==> v37: inputs <==
==> flow/design.v <==
module MIPS(
    clk,
    rst_n,
    in_valid,
    instruction,
    out_valid,
    instruction_fail,
    out_0,
    out_1,
    out_2,
    out_3,
    out_4,
    out_5
);
input clk;
input rst_n;
input in_valid;
input [31:0] instruction;
output logic out_valid, instruction_fail;
output logic [15:0] out_0, out_1, out_2, out_3, out_4, out_5;
logic in_valid_1, in_valid_2, in_valid_3;
logic [31:0] instruction_reg;
always_ff @(negedge rst_n, posedge clk) begin
    if (~rst_n) begin
        in_valid_1 <= 0;
    end
    else begin
        if (in_valid) begin
            instruction_reg <= instruction;
        end
        in_valid_1 <= in_valid;
    end
end
logic [1:0] opcode_comb, opcode_reg;
logic [2:0] func_comb, func_reg;
logic [15:0] value_rs_comb, value_rs_reg;
logic [15:0] value_rt_comb, value_rt_reg;
logic [4:0] dest_comb, dest_reg;
logic [4:0] dest_reg_1;
logic [15:0] immediate_comb;
logic [5:0] shamt_comb, shamt_reg;
logic [15:0] result_comb, result_reg;
logic [15:0] add_reg;
assign shamt_comb = instruction_reg[10:6];
assign immediate_comb = instruction_reg[15:0];
always_comb begin
    if (instruction_reg[31:26] == 6'd0) begin
        case (instruction_reg[5:0])
            6'b100100: func_comb = 1;
            6'b100101: func_comb = 2;
            6'b100111: func_comb = 3;
            6'b000000: func_comb = 4;
            6'b000010: func_comb = 5;
            default: func_comb = 0;
        endcase
    end
    else begin
        func_comb = 0;
    end
end
always_comb begin
    case (instruction_reg[31:26])
        6'b000000: opcode_comb = 0;
        default: opcode_comb = 1;
    endcase
end
always_comb begin
    if (dest_reg_1 == instruction_reg[25:21]) value_rs_comb = result_reg;
    else begin
        case (instruction_reg[25:21])
            5'b10001: value_rs_comb = out_0;
            5'b10010: value_rs_comb = out_1;
            5'b01000: value_rs_comb = out_2;
            5'b10111: value_rs_comb = out_3;
            5'b11111: value_rs_comb = out_4;
            5'b10000: value_rs_comb = out_5;
            default: value_rs_comb = 16'd0;
        endcase
    end
end
always_comb begin
    if (dest_reg_1 == instruction_reg[20:16]) value_rt_comb = result_reg;
    else begin
        case (instruction_reg[20:16])
            5'b10001: value_rt_comb = out_0;
            5'b10010: value_rt_comb = out_1;
            5'b01000: value_rt_comb = out_2;
            5'b10111: value_rt_comb = out_3;
            5'b11111: value_rt_comb = out_4;
            5'b10000: value_rt_comb = out_5;
            default: value_rt_comb = 16'd0;
        endcase
    end
end
always_comb begin
    case (instruction_reg[31:26])
        6'b000000: begin
            dest_comb = instruction_reg[15:11];
        end
        6'b001000: begin
            dest_comb = instruction_reg[20:16];
        end
        default: begin
            dest_comb = 0;
        end
    endcase
end
always_ff @ (posedge clk, negedge rst_n) begin
    if (~rst_n) begin
        in_valid_2 <= 0;
    end
    else begin
        if (in_valid_1) begin
            value_rs_reg <= value_rs_comb;
            value_rt_reg <= value_rt_comb;
            dest_reg <= dest_comb;
            add_reg <= (opcode_comb == 0) ? value_rt_comb : immediate_comb;
            func_reg <= func_comb;
            opcode_reg <= opcode_comb;
            shamt_reg <= shamt_comb;
        end
        in_valid_2 <= in_valid_1;
    end
end
always_comb begin
    case (func_reg)
        6'd0: result_comb = value_rs_reg + add_reg;
        6'd1: result_comb = value_rs_reg & value_rt_reg;
        6'd2: result_comb = value_rs_reg | value_rt_reg;
        6'd3: result_comb = ~(value_rs_reg | value_rt_reg);
        6'd4: result_comb = value_rt_reg << shamt_reg;
        6'd5: result_comb = value_rt_reg >> shamt_reg;
        default: result_comb = 16'd0;
    endcase
end
always_ff @ (negedge rst_n, posedge clk) begin
    if (~rst_n) begin
        in_valid_3 <= 0;
        result_reg <= 0;
    end
    else begin
        if (in_valid_2) begin
            result_reg <= result_comb;
            dest_reg_1 <= dest_reg;
        end
        in_valid_3 <= in_valid_2;
    end
end
always_ff @ (negedge rst_n, posedge clk) begin
    if (~rst_n) begin
        out_valid <= 0;
        instruction_fail <= 0;
        out_0 <= 0;
        out_1 <= 0;
        out_2 <= 0;
        out_3 <= 0;
        out_4 <= 0;
        out_5 <= 0;
    end
    else if (in_valid_3) begin
        out_valid <= 1;
        case (dest_reg_1)
            5'b10001: begin
                out_0 <= result_reg;
                instruction_fail <= 0;
            end
            5'b10010: begin
                out_1 <= result_reg;
                instruction_fail <= 0;
            end
            5'b01000: begin
                out_2 <= result_reg;
                instruction_fail <= 0;
            end
            5'b10111: begin
                out_3 <= result_reg;
                instruction_fail <= 0;
            end
            5'b11111: begin
                out_4 <= result_reg;
                instruction_fail <= 0;
            end
            5'b10000: begin
                out_5 <= result_reg;
                instruction_fail <= 0;
            end
            default: instruction_fail <= 1;
        endcase
    end
    else begin
        out_0 <= 0;
        out_1 <= 0;
        out_2 <= 0;
        out_3 <= 0;
        out_4 <= 0;
        out_5 <= 0;
        out_valid <= in_valid_3;
    end
end
endmodule
==> flow/run.sh <==
#!/bin/bash
# the make line also repeats each setting of config.mk as NAME=value (left out here)
make -C /OpenROAD-flow-scripts/flow DESIGN_CONFIG=/design/flow/config.mk WORK_HOME=/design/flow/orfs CLKGATE_MAP_FILE= finish
==> flow/config.mk <==
export PLATFORM = sky130hd
export DESIGN_NAME = MIPS
export DESIGN_NICKNAME = MIPS
export VERILOG_FILES = /design/flow/design.v
export SDC_FILE = /design/flow/constraint.sdc
export NUM_CORES = 4
export LEC_CHECK = 0
export CAP_MARGIN = 20
export CORE_MARGIN = 2
export CORE_UTILIZATION = 40
export SLEW_MARGIN = 20
==> flow/constraint.sdc <==
create_clock -name core_clock -period 2.91 [get_ports {clk}]
set_input_delay 0.5820 -clock core_clock [delete_from_list [all_inputs] [get_ports {clk}]]
set_output_delay 0.5820 -clock core_clock [all_outputs]
set_load 0.01 [all_outputs]
==> inputs of v36, as changes to v37 <==
==> flow/constraint.sdc (replaced) <==
create_clock -name core_clock -period 5.0 [get_ports {clk}]
set_input_delay 1.0000 -clock core_clock [delete_from_list [all_inputs] [get_ports {clk}]]
set_output_delay 1.0000 -clock core_clock [all_outputs]
set_load 0.01 [all_outputs]
==> inputs of v4, as changes to v37 <==
CELL_PAD_IN_SITES_DETAIL_PLACEMENT = 0   (was default)
CORE_UTILIZATION = 61   (was 40)
GPL_TIMING_DRIVEN = 0   (was default)
HOLD_SLACK_MARGIN = -0.04   (was default)
MIN_ROUTING_LAYER = met1   (was default)
PLACE_DENSITY = 0.79   (was default)
SLEW_MARGIN = 5   (was 20)
==> flow/constraint.sdc (replaced) <==
create_clock -name core_clock -period 1.73 [get_ports {clk}]
set_input_delay 0.3460 -clock core_clock [delete_from_list [all_inputs] [get_ports {clk}]]
set_output_delay 0.3460 -clock core_clock [all_outputs]
set_load 0.01 [all_outputs]
==> results <==
Result of the run: v4 failed layout checks; v36 complete, no violations; v37 complete, no violations
Layout check failures: v4 setup timing; v36 -; v37 -
Final Wtd Congestion: v4 0.987; v36 0.912; v37 0.923
Final std cells w/o fill: v4 1,898; v36 1,789; v37 1,809
Unrepaired setup endpoints after global routing: v4 yes; v36 no; v37 no
Slew at the pin closest to its max-slew limit: v4 1.01 ns; v36 1.06 ns; v37 0.851 ns
Maximum number of pins on one net before global-route repair: v4 81; v36 119; v37 94
Proportion of power drawn by combinational gates: v4 14.0%; v36 7.1%; v37 7.6%
Grt met2 use: v4 76.6%; v36 39.2%; v37 40.3%
Core ar.: v4 0.0210 mm2; v36 0.0318 mm2; v37 0.0318 mm2
Via count of the first global-routing pass: v4 13,660; v36 10,492; v37 10,712
Post-CTS Setup Inserts: v4 125; v36 0; v37 0
Count of clock-net buffers in the final layout: v4 35; v36 29; v37 32
Summed area of non-filler cells in the final layout: v4 0.0186 mm2; v36 0.0153 mm2; v37 0.0154 mm2
Post-layout minimum cycle time: v4 2.78 ns; v36 2.86 ns; v37 2.58 ns
Chip width: v4 150 um; v36 184 um; v37 184 um
Power and IR drop assume default switching activity.
